## before
==> flow/design.v (excerpt) <==
module gcd (
    input  logic        clk_i,
    input  logic        rst_i,
    input  logic        start_i,
    input  logic [31:0] a_i,
    input  logic [31:0] b_i,
    output logic        busy_o,
    output logic        valid_o,
    output logic [31:0] result_o
);
Size in the first run: roughly 110 flip-flops, roughly 9600 µm² of cells after synthesis.
Settings: LEC_CHECK=0, CAP_MARGIN=20, CORE_MARGIN=2, CORE_UTILIZATION=64, SLEW_MARGIN=20; clock period 4.26 ns.
run.sh (not shown) runs the stock make flow with config.mk's settings and CLKGATE_MAP_FILE=.
[before] flow finished | final checks: failed | reasons: setup timing
### before -> after
- SETUP_SLACK_MARGIN: unset -> 0.55
- PLACE_DENSITY_LB_ADDON: unset -> 0.28
- CTS_CLUSTER_DIAMETER: unset -> 30
- CTS_CLUSTER_SIZE: unset -> 35
- CORE_UTILIZATION: 64 -> 72
==> comparison <==
- Ran to the end and failed final checks on setup timing: before.
- Looking at the reports, after completed the entire flow and the layout it produced met the timing, design-rule and antenna checks.
- Going from before to after, placer's final routability congestion estimate saw an increase, count of vias placed by the detailed router increased 848.
- after vs before on share of the clock period used by the worst path: after is the lower one.
- The post-cts resize count in after was higher than what before gave.
- Looking at clock tree buffer count of the final layout across before and after, the one that comes out higher is before.
- Of the two candidates, before has the worse worst-case hold slack and after the better one.
- Synthesized cell count came out exactly the same in before and after.

---

gcd again, from the RTL that the note above started with.
Settings: LEC_CHECK=0, ABC_AREA=0, CAP_MARGIN=20, CORE_ASPECT_RATIO=1.98, CORE_MARGIN=2, CORE_UTILIZATION=40, CTS_CLUSTER_DIAMETER=379, CTS_CLUSTER_SIZE=98, PLACE_DENSITY_LB_ADDON=0.04, SETUP_SLACK_MARGIN=-0.6, SLEW_MARGIN=20, TNS_END_PERCENT=10; clock period 6.0 ns.
The starting point finished with timing, DRC and antenna clean.
Then changed:
- ABC_AREA: 0 -> 1
- CELL_PAD_IN_SITES_DETAIL_PLACEMENT: not set -> 0
- CELL_PAD_IN_SITES_GLOBAL_PLACEMENT: not set -> 3
- CORE_ASPECT_RATIO: 1.98 -> not set
- CORE_MARGIN: 2 -> 10
- CORE_UTILIZATION: 40 -> 69
- CTS_CLUSTER_DIAMETER: 379 -> not set
- CTS_CLUSTER_SIZE: 98 -> not set
- GPL_ROUTABILITY_DRIVEN: not set -> 0
- GPL_TIMING_DRIVEN: not set -> 0
- MAX_ROUTING_LAYER: not set -> met4
- PLACE_DENSITY: not set -> 0.6
- PLACE_DENSITY_LB_ADDON: 0.04 -> not set
- SETUP_SLACK_MARGIN: -0.6 -> 0.57
- SLEW_MARGIN: 20 -> 40
- TNS_END_PERCENT: 10 -> 15
Effect: Now the flow died in global placement without I/O (3_1_place_gp_skip_io) (GPL-0301). Area after synthesis grows by 8.0%. Die size shrinks by 20%. Synthesized cell count grows by 42%.
Then changed:
- CELL_PAD_IN_SITES_DETAIL_PLACEMENT: 0 -> not set
- CELL_PAD_IN_SITES_GLOBAL_PLACEMENT: 3 -> not set
- CORE_MARGIN: 10 -> 2
- CORE_UTILIZATION: 69 -> 68
- GPL_ROUTABILITY_DRIVEN: 0 -> not set
- GPL_TIMING_DRIVEN: 0 -> not set
- MAX_ROUTING_LAYER: met4 -> not set
- PLACE_DENSITY: 0.6 -> 0.37
- SETUP_SLACK_MARGIN: 0.57 -> not set
- SLEW_MARGIN: 40 -> 20
- clock period: 6.0 -> 3.04 ns (I/O delays scaled with it)
Result: The new run reached the layout checks and failed them: negative setup slack; die area went down by about a fifth; synthesized cell count does not change; synthesized area does not change.

---

gcd again, from the RTL that the note above started with.
==> flow/config.mk <==
export PLATFORM = sky130hd
export DESIGN_NAME = gcd
export DESIGN_NICKNAME = gcd
export VERILOG_FILES = /design/flow/design.v
export SDC_FILE = /design/flow/constraint.sdc
export NUM_CORES = 4
export LEC_CHECK = 0
export ABC_AREA = 0
export CAP_MARGIN = 20
export CELL_PAD_IN_SITES_DETAIL_PLACEMENT = 0
export CELL_PAD_IN_SITES_GLOBAL_PLACEMENT = 0
export CORE_MARGIN = 2
export CORE_UTILIZATION = 70
export CTS_CLUSTER_DIAMETER = 26
export CTS_CLUSTER_SIZE = 76
export MIN_ROUTING_LAYER = met1
export PLACE_DENSITY = 0.64
export SETUP_SLACK_MARGIN = 0.47
export SLEW_MARGIN = 20
export TNS_END_PERCENT = 55
==> flow/constraint.sdc <==
create_clock -name core_clock -period 3.18 [get_ports {clk_i}]
set_input_delay 0.6360 -clock core_clock [delete_from_list [all_inputs] [get_ports {clk_i}]]
set_output_delay 0.6360 -clock core_clock [all_outputs]
set_load 0.01 [all_outputs]
The starting point stopped in global routing, error GRT-0116.
==> next run, changes <==
Settings changed: ABC_AREA 0 to not set, CELL_PAD_IN_SITES_DETAIL_PLACEMENT 0 to not set, CELL_PAD_IN_SITES_GLOBAL_PLACEMENT 0 to not set, CORE_UTILIZATION 70 to 61, CTS_CLUSTER_DIAMETER 26 to not set, CTS_CLUSTER_SIZE 76 to not set, MIN_ROUTING_LAYER met1 to not set, PLACE_DENSITY 0.64 to 0.6, SETUP_SLACK_MARGIN 0.47 to not set, TNS_END_PERCENT 55 to not set.
Clock period 3.18 ns to 5.02 ns, I/O delays scaled along.
After rerunning: With this change the flow ran to the end with no violations; synthesized area is unchanged; die area is higher by 14%; synthesized cell count stays the same.
==> next run, changes <==
Settings changed: CORE_UTILIZATION 61 to 40.
Result:
- final area grows by 2.6%
- final cell count grows by about 9%
- non-clock buffer count grows by 20
- global-route usage shrinks by 10 points
- synthesized area does not change
- count of clock-buffer cells in the layout grows by 1

---

Setup of the previous run:
The RTL this note starts from:
==> flow/design.v <==
module gcd (
    input  logic        clk_i,
    input  logic        rst_i,
    input  logic        start_i,
    input  logic [31:0] a_i,
    input  logic [31:0] b_i,
    output logic        busy_o,
    output logic        valid_o,
    output logic [31:0] result_o
);
    logic [31:0] a, a_nxt;
    logic [31:0] b, b_nxt;
    logic [5:0]  k, k_nxt;           
    logic [31:0] result, result_nxt;
    typedef enum logic [3:0] {
        IDLE       = 4'b0000,
        LOAD       = 4'b0001,
        CHK_ZERO   = 4'b0010,
        FACTOR2    = 4'b0011,
        STRIP_A    = 4'b0100,
        STRIP_B    = 4'b0101,
        CMP        = 4'b0110,
        SUB        = 4'b0111,
        DONE       = 4'b1000
    } state_t;
    state_t state, state_nxt;
    logic a_is_zero, b_is_zero;
    logic both_even, a_even, b_even;
    logic a_gt_b;
    logic b_will_be_zero;           
    assign a_is_zero = (a == 0);
    assign b_is_zero = (b == 0);
    assign both_even = (a[0] == 0) && (b[0] == 0);
    assign a_even    = (a[0] == 0);
    assign b_even    = (b[0] == 0);
    assign a_gt_b    = (a > b);
    logic load_inputs, inc_k, shift_a, shift_b, swap, set_res;
    always_comb begin
        state_nxt   = state;
        load_inputs = 1'b0;
        inc_k       = 1'b0;
        shift_a     = 1'b0;
        shift_b     = 1'b0;
        swap        = 1'b0;
        set_res     = 1'b0;
        a_nxt      = a;
        b_nxt      = b;
        k_nxt      = k;
        result_nxt = result;
        b_will_be_zero = 1'b0;
        case (state)
            IDLE: begin
                if (start_i) begin
                    load_inputs = 1'b1;           
                    state_nxt   = LOAD;
                end
            end
            LOAD: begin
                a_nxt = a_i;                      
                b_nxt = b_i;
                k_nxt = 6'd0;                     
                state_nxt = CHK_ZERO;
            end
            CHK_ZERO: begin
                if (a_is_zero && b_is_zero) begin
                    set_res     = 1'b1;
                    result_nxt  = 32'd0;
                    state_nxt   = DONE;
                end else if (a_is_zero) begin
                    set_res     = 1'b1;
                    result_nxt  = b;
                    state_nxt   = DONE;
                end else if (b_is_zero) begin
                    set_res     = 1'b1;
                    result_nxt  = a;
                    state_nxt   = DONE;
                end else begin
                    state_nxt = FACTOR2;
                end
            end
            FACTOR2: begin
                if (both_even) begin
                    shift_a = 1'b1;
                    shift_b = 1'b1;
                    inc_k   = 1'b1;
                    a_nxt = a >> 1;
                    b_nxt = b >> 1;
                    k_nxt = k + 1'b1;
                    state_nxt = FACTOR2;           
                end else begin
                    state_nxt = STRIP_A;
                end
            end
            STRIP_A: begin
                if (a_even) begin
                    shift_a = 1'b1;
                    a_nxt   = a >> 1;
                    state_nxt = STRIP_A;
                end else begin
                    state_nxt = STRIP_B;
                end
            end
            STRIP_B: begin
                if (b_even) begin
                    shift_b = 1'b1;
                    b_nxt   = b >> 1;
                    state_nxt = STRIP_B;
                end else begin
                    state_nxt = CMP;
                end
            end
            CMP: begin
                if (a_gt_b) begin
                    swap  = 1'b1;
                    a_nxt = b;
                    b_nxt = a;
                end
                state_nxt = SUB;
            end
            SUB: begin
                b_nxt = b - a;                      
                b_will_be_zero = (b_nxt == 0);
                if (b_will_be_zero) begin
                    set_res     = 1'b1;
                    result_nxt  = a << k;         
                    state_nxt   = DONE;
                end else begin
                    state_nxt = STRIP_B;
                end
            end
            DONE: begin
                state_nxt = IDLE;                  
            end
            default: state_nxt = IDLE;            
        endcase
    end
    always_ff @(posedge clk_i or posedge rst_i) begin
        if (rst_i) begin
            a      <= 32'd0;
            b      <= 32'd0;
            k      <= 6'd0;
            result <= 32'd0;
        end else begin
            a      <= a_nxt;
            b      <= b_nxt;
            k      <= k_nxt;
            result <= result_nxt;
        end
    end
    always_ff @(posedge clk_i or posedge rst_i) begin
        if (rst_i)
            state <= IDLE;
        else
            state <= state_nxt;
    end
    always_ff @(posedge clk_i or posedge rst_i) begin
        if (rst_i) begin
            busy_o   <= 1'b0;
            valid_o  <= 1'b0;
            result_o <= 32'd0;
        end else begin
            busy_o   <= (state != IDLE) && (state != DONE);
            valid_o  <= set_res;                
            result_o <= result_nxt;
        end
    end
endmodule
make LEC_CHECK=0 ABC_AREA=0 CAP_MARGIN=20 CELL_PAD_IN_SITES_DETAIL_PLACEMENT=0 CELL_PAD_IN_SITES_GLOBAL_PLACEMENT=3 CORE_ASPECT_RATIO=0.5 CORE_MARGIN=8 CORE_UTILIZATION=32 CTS_CLUSTER_DIAMETER=309 CTS_CLUSTER_SIZE=98 MIN_ROUTING_LAYER=met1 PLACE_DENSITY_LB_ADDON=0.01 SLEW_MARGIN=20 TNS_END_PERCENT=55 finish   # period 8.45 ns
The previous run ran to completion and came out clean on the timing, design-rule and antenna checks.
Inputs modified between the previous run and the current run:
Settings: CORE_MARGIN now 2, was 8; HOLD_SLACK_MARGIN now -0.1, previously not set; CORE_UTILIZATION now 70, was 32; CTS_CLUSTER_DIAMETER now 32, was 309; CORE_ASPECT_RATIO no longer set, was 0.5; CTS_CLUSTER_SIZE now 76, was 98; CELL_PAD_IN_SITES_GLOBAL_PLACEMENT now 0, was 3; the clock period (ns, I/O delays scaled along) now 3.16, was 8.45.
### Flow results
The current run got as far as global routing (5_1_grt), where a tool error ended the run.
The previous run reached the end of the flow, and the finished layout is clean on the timing, design-rule and antenna checks.
Compared with the previous run, in the current run die width shrank by 54%; clock sink count saw little to no change; cell count after placement went down by 15.
Comparing the previous run against the current run, there is no change at all in number of synthesized register bits.
Summary — placed wire-length estimate after detailed placement, the current run relative to the previous run: lower, by about 13%.
In the flow results for the current run and the previous run, the post-cts resize count is smaller on the previous run.
Per the comparison of the current run with the previous run, chip area shows a reduction of 21,000 sq um, setup slack after placement fell 4350 ps, weighted congestion reported at the end of routability-driven placement went up about 25%.
